Setup of cedar:
// cpu_top
module cpu_top(
    input wire clk,
    input wire rst_n,
    input wire [31:0] rData,
    input wire [31:0] inst,
    output wire [31:0] pc,
    output wire [31:0] display,
    output wire [31:0] addr,
    output wire [31:0] wData,
    output wire wen,
    output wire [31:0] rdata_19
);
wire [31:0] rdata_19_out;
assign rdata_19 = rdata_19_out;
assign display = inst;
wire [31:0] npc;
wire npc_op;
wire [31:0] pc_4;
wire [2:0] sext_op;
wire [31:0] ext;
wire rf_we;
wire [31:0] regData_1;
wire [31:0] regData_2;
wire [31:0] regData_wb;
wire brun;
wire breq;
wire brlt;
wire bsel;
wire asel;
wire [31:0] alu_a;
wire [31:0] alu_b;
wire [31:0] alu_c;
wire [3:0] alu_op;
wire dram_we;
wire [31:0] dram_rd;
wire [1:0] wbsel;
assign alu_a = (Asel_EX_con==1)?rD1_EX_con:pc_EX_con;
assign alu_b = (Bsel_EX_con==1)?ext_EX_con:rD2_EX_con;
assign regData_wb = (WBsel_MEM_con==0)?pc4_MEM_con:((WBsel_MEM_con==1)?c_MEM_con:dram_rd);
assign addr=c_MEM_con;
assign wData=rD2_MEM_con;
assign wen = Dram_we_MEM_con;
assign dram_rd=rData;
wire [31:0]inst_ID_con;
wire [31:0]pc_ID_con,pc_EX_con;
wire [31:0]pc4_ID_con,pc4_EX_con,pc4_MEM_con;
wire [31:0]rD1_EX_con,rD2_EX_con,rD2_MEM_con;
wire [31:0]ext_EX_con;
wire [4:0]wR_EX_con,wR_MEM_con,wR_WB_con;
wire Asel_EX_con,Bsel_EX_con;
  ...
Size in the first run: about 1,400 flip-flops, ~230 I/O pins.
Settings: LEC_CHECK=0, CAP_MARGIN=20, CORE_MARGIN=2, CORE_UTILIZATION=71, PLACE_DENSITY=0.38, SLEW_MARGIN=20; clock period 7.41 ns.
run.sh (not shown) runs the stock make flow with config.mk's settings and CLKGATE_MAP_FILE=.
cedar did not run to completion, as it errored out during 5_1_grt.
#### Input delta (maple over cedar)
- setting SETUP_SLACK_MARGIN to 1.28 for the first time
- changing CORE_UTILIZATION from 71 to 58
- removing PLACE_DENSITY (formerly 0.38)
- setting CTS_CLUSTER_DIAMETER to 377 for the first time
- changing the clock period (ns, I/O delays scaled along) from 7.41 to 5.08
## What came out
- Each of maple and cedar falls short of a clean finish.
- cedar never completed, since it errored out during 5_1_grt.
- Stage in which a tool error killed maple: 5_1_grt.
- cedar → maple: gate count after technology mapping flat; number of setup buffers added after CTS up 168.
- Compared with cedar, maple shows die area that has gone up by more than 10%.
- Post-cts repair resize count ends up higher on maple.
- Compared with cedar, in maple last weighted congestion value of the routability-driven placer lost 0.11; core footprint picked up an extra 22%; number of buffers created by CTS lost 3.5%.
- Between maple and cedar, the overall die height is higher for maple.
- Going from cedar to maple, effective utilization at floorplan shrinks by 13 points.
diff inputs: maple => ember
- CORE_UTILIZATION now 30, was 58
- PLACE_DENSITY now 0.38, previously not set
- SETUP_SLACK_MARGIN no longer set, was 1.28
- CTS_CLUSTER_DIAMETER no longer set, was 377
- the clock period (ns, I/O delays scaled along) now 7.41, was 5.08
## What came out
Against maple as the reference, ember delivers a lower post-cts gate resize count.
ember finished end to end and its layout was clean on timing, DRC and antenna.
maple -> ember: synthesized area delta 0, exact match
Looking at cell area reported after detailed placement, ember sits 0.63% below maple.
Compared with maple, in ember fraction of registers with async set/reset level; fraction of the mapped netlist area in adder cells roughly the same; number of sinks driven by the clock tree did not really move; total die size now larger.
Here is what was changed in the inputs of raven compared with ember.
- a change of CORE_UTILIZATION from 30 to 61
- a deleted PLACE_DENSITY that had been 0.38
- an added MAX_ROUTING_LAYER of met4
- an added SETUP_SLACK_MARGIN of 1.58
- a change of the clock period (ns, I/O delays scaled along) from 7.41 to 6.28
### Flow results
- raven did not make it past 5_1_grt, where a tool error ended it.
- raven reports a lower cell row count than ember does.
- raven vs ember, horizontal die dimension went down by 30%.
- Going from ember to raven, the number of buffers inserted to repair setup after CTS was found to have gone up by 263.
- raven — placer's final routability congestion estimate about 16% higher, ember as reference
- Lower core footprint goes to raven over ember.
- Reported for raven and ember, synthesized cell count turned out identical to the last digit.
- On raven: total clock buffers created by CTS is 20% lower than what ember gave.
- Summary of raven over ember: chip area fell 140,000 um^2; combined area of all synthesized cells about even; HPWL after detailed placement fell 21%.

========
Starting RTL as in the previous note.
// cpu_top
module cpu_top(
    input wire clk,
    input wire rst_n,
    input wire [31:0] rData,
    input wire [31:0] inst,
    output wire [31:0] pc,
    output wire [31:0] display,
    output wire [31:0] addr,
    output wire [31:0] wData,
    output wire wen,
    output wire [31:0] rdata_19
);
clock: 7.89 ns
lec_check: 0
abc_area: 1
cap_margin: 35
cell_pad_in_sites_detail_placement: 0
core_margin: 2
core_utilization: 72
max_routing_layer: met5
place_density_lb_addon: 0.06
slew_margin: 20
The baseline failed in global routing with GRT-0116.
==> next run, changes <==
CAP_MARGIN = 20   (was 35)
CELL_PAD_IN_SITES_DETAIL_PLACEMENT = not set   (was 0)
CORE_UTILIZATION = 52   (was 72)
MAX_ROUTING_LAYER = not set   (was met5)
PLACE_DENSITY_LB_ADDON = not set   (was 0.06)
SETUP_SLACK_MARGIN = -0.55   (was not set)
clock period = 5.8 ns   (was 7.89 ns; I/O delays follow)
=> The new run reached the layout checks and failed them: negative setup slack. Die area rose by 38%. Area after synthesis stays the same. Synthesized cell count stays the same.
==> next run, changes <==
ABC_AREA = not set   (was 1)
CORE_UTILIZATION = 40   (was 52)
PLACE_DENSITY = 0.38   (was not set)
SETUP_SLACK_MARGIN = not set   (was -0.55)
clock period = 4.12 ns   (was 5.8 ns; I/O delays follow)
After rerunning: The changed run finished but fails on negative setup slack. Final cell count drops by 7.8%. Sequential cell count stays the same. Utilization drops by 2.4 points.
==> next run, changes <==
CORE_UTILIZATION = 66   (was 40)
PLACE_DENSITY = not set   (was 0.38)
clock period = 5.89 ns   (was 4.12 ns; I/O delays follow)
After rerunning: Now the flow aborted during global routing; synthesized area stays the same; die area goes down by 39%; synthesized cell count is unchanged.

========
== lagoon ==
cpu_top again, from the RTL that the note above started with.
Settings: LEC_CHECK=0, ABC_AREA=0, CAP_MARGIN=35, CELL_PAD_IN_SITES_DETAIL_PLACEMENT=2, CORE_ASPECT_RATIO=0.71, CORE_MARGIN=2, CORE_UTILIZATION=16, CTS_CLUSTER_DIAMETER=147, CTS_CLUSTER_SIZE=85, GPL_ROUTABILITY_DRIVEN=0, HOLD_SLACK_MARGIN=0.09, MAX_ROUTING_LAYER=met4, SETUP_SLACK_MARGIN=-0.44, SLEW_MARGIN=20; clock period 12.7 ns.
lagoon terminated abnormally: global routing reported ODB-0269.
#### Input delta (fjord over lagoon)
- clearing CTS_CLUSTER_SIZE, which used to be 85
- clearing SETUP_SLACK_MARGIN, which used to be -0.44
- clearing CELL_PAD_IN_SITES_DETAIL_PLACEMENT, which used to be 2
- swapping 16 for 40 in CORE_UTILIZATION
- putting CELL_PAD_IN_SITES_GLOBAL_PLACEMENT at 2 where nothing was set
- swapping 35 for 40 in CAP_MARGIN
- clearing CORE_ASPECT_RATIO, which used to be 0.71
- swapping 147 for 27 in CTS_CLUSTER_DIAMETER
- swapping 0.09 for -0.05 in HOLD_SLACK_MARGIN
- swapping 12.7 for 8.5 in the clock period (ns, I/O delays scaled along)
## What came out
fjord: full flow OK, the timing, design-rule and antenna checks passed
Higher horizontal die dimension goes to lagoon over fjord.
From lagoon to fjord, number of buffers inserted by port buffering did not move at all.
lagoon → fjord: placeable core region fell about 60%, synthesized net count about even, number of clock buffers inserted by TritonCTS rose about 1500%.
Re arithmetic-cell share of the synthesized area counting full adders, half adders and majority gates: no difference whatsoever between lagoon and fjord.
NOTE: chip area in fjord falls short of that of lagoon
Going from lagoon to fjord, the maximum clock path buffer count was found to have gone up by 1.
Diff lagoon -> fjord | number of placement rows | down by more than a quarter
Modified inputs, zinc compared to fjord
- CELL_PAD_IN_SITES_DETAIL_PLACEMENT newly set to 2
- SETUP_SLACK_MARGIN newly set to 2.45
- GPL_TIMING_DRIVEN newly set to 0
- SLEW_MARGIN changed from 20 to 0
- MAX_ROUTING_LAYER changed from met4 to met5
Findings:
- zinc is listed as incomplete: the tool reported an error in global routing and the run ended there.
- Between fjord and zinc, final HPWL from detailed placement is lower for fjord, zinc comes in above that.
- Post-place setup slack, fjord and zinc: smaller value in zinc
- Diff fjord..zinc | simple-gate share of the synthesized area | unchanged
- Comparing zinc against fjord, there is no change at all in number of I/O port buffers.
- Of zinc and fjord, it is zinc that has the lower total clock buffers created by CTS.
- The higher total instance count after detailed placement came out of zinc.
- Diff zinc..fjord | synthesized cell count | unchanged
- Looking at number of resized instances in the post-cts repair step across fjord and zinc, the one that comes out lower is fjord.
Inputs modified between zinc and pepper:
- setting PLACE_DENSITY to 0.44 for the first time
- removing SETUP_SLACK_MARGIN (formerly 2.45)
- removing MAX_ROUTING_LAYER (formerly met5)
- changing ABC_AREA from 0 to 1
- changing CTS_CLUSTER_DIAMETER from 27 to 134
- removing GPL_ROUTABILITY_DRIVEN (formerly 0)
- changing CORE_UTILIZATION from 40 to 68
- changing SLEW_MARGIN from 0 to 20
- changing GPL_TIMING_DRIVEN from 0 to 1
- removing HOLD_SLACK_MARGIN (formerly -0.05)
- changing CAP_MARGIN from 40 to 30
- changing the clock period (ns, I/O delays scaled along) from 8.5 to 9.56
Findings:
Sequential element share of the synthesized area sits lower in pepper than in zinc.
pepper: it failed with a tool error in global placement without I/O, so there are no final results.
pepper vs. zinc: compound-cell area share of the yosys netlist went down by 2.4 points.
pepper vs zinc, cell area after synthesis went up by 2.7%.
Parity-gate share of the synthesized area counting xor and xnor cells: higher on zinc
#### Input delta (willow over pepper)
- GPL_TIMING_DRIVEN removed (was 1)
- PLACE_DENSITY changed from 0.44 to 0.38
- CELL_PAD_IN_SITES_GLOBAL_PLACEMENT removed (was 2)
- CELL_PAD_IN_SITES_DETAIL_PLACEMENT removed (was 2)
- CTS_CLUSTER_DIAMETER removed (was 134)
- ABC_AREA removed (was 1)
- CAP_MARGIN changed from 30 to 20
- CORE_UTILIZATION changed from 68 to 10
- the clock period (ns, I/O delays scaled along) changed from 9.56 to 8.51
[summary]
willow went all the way through synthesis, placement and routing and the layout is clean on timing, DRC and antenna.
Changes observed in willow relative to pepper: synthesized cell count went down; yosys-reported design area after synthesis has decreased; average instance area after synthesis moved up.
Input changes introduced in nickel (baseline for comparison: willow):
- CTS_CLUSTER_SIZE: unset -> 46
- PLACE_DENSITY: 0.38 -> unset
- CORE_UTILIZATION: 10 -> 58
- SETUP_SLACK_MARGIN: unset -> -0.29
- the clock period (ns, I/O delays scaled along): 8.51 -> 4.34
Notes after the runs:
- nickel never completed, since it errored out during global routing.
- Between willow and nickel, the difference in synthesized-area fraction occupied by ao, oa, aoi and oai cells is negligible.
- Between willow and nickel, the flow reports total placed instance area decreasing slightly.
- Horizontal die size (nickel / willow): 0.42
- Re synthesized net count: no difference whatsoever between willow and nickel.
- Diff willow -> nickel: synthesis-stage register bit count was more or less identical; die outline area -670000 µm²; post-placement setup slack now sits lower.
- Between willow and nickel, the flow reports global placement routability congestion increasing by more than a quarter.
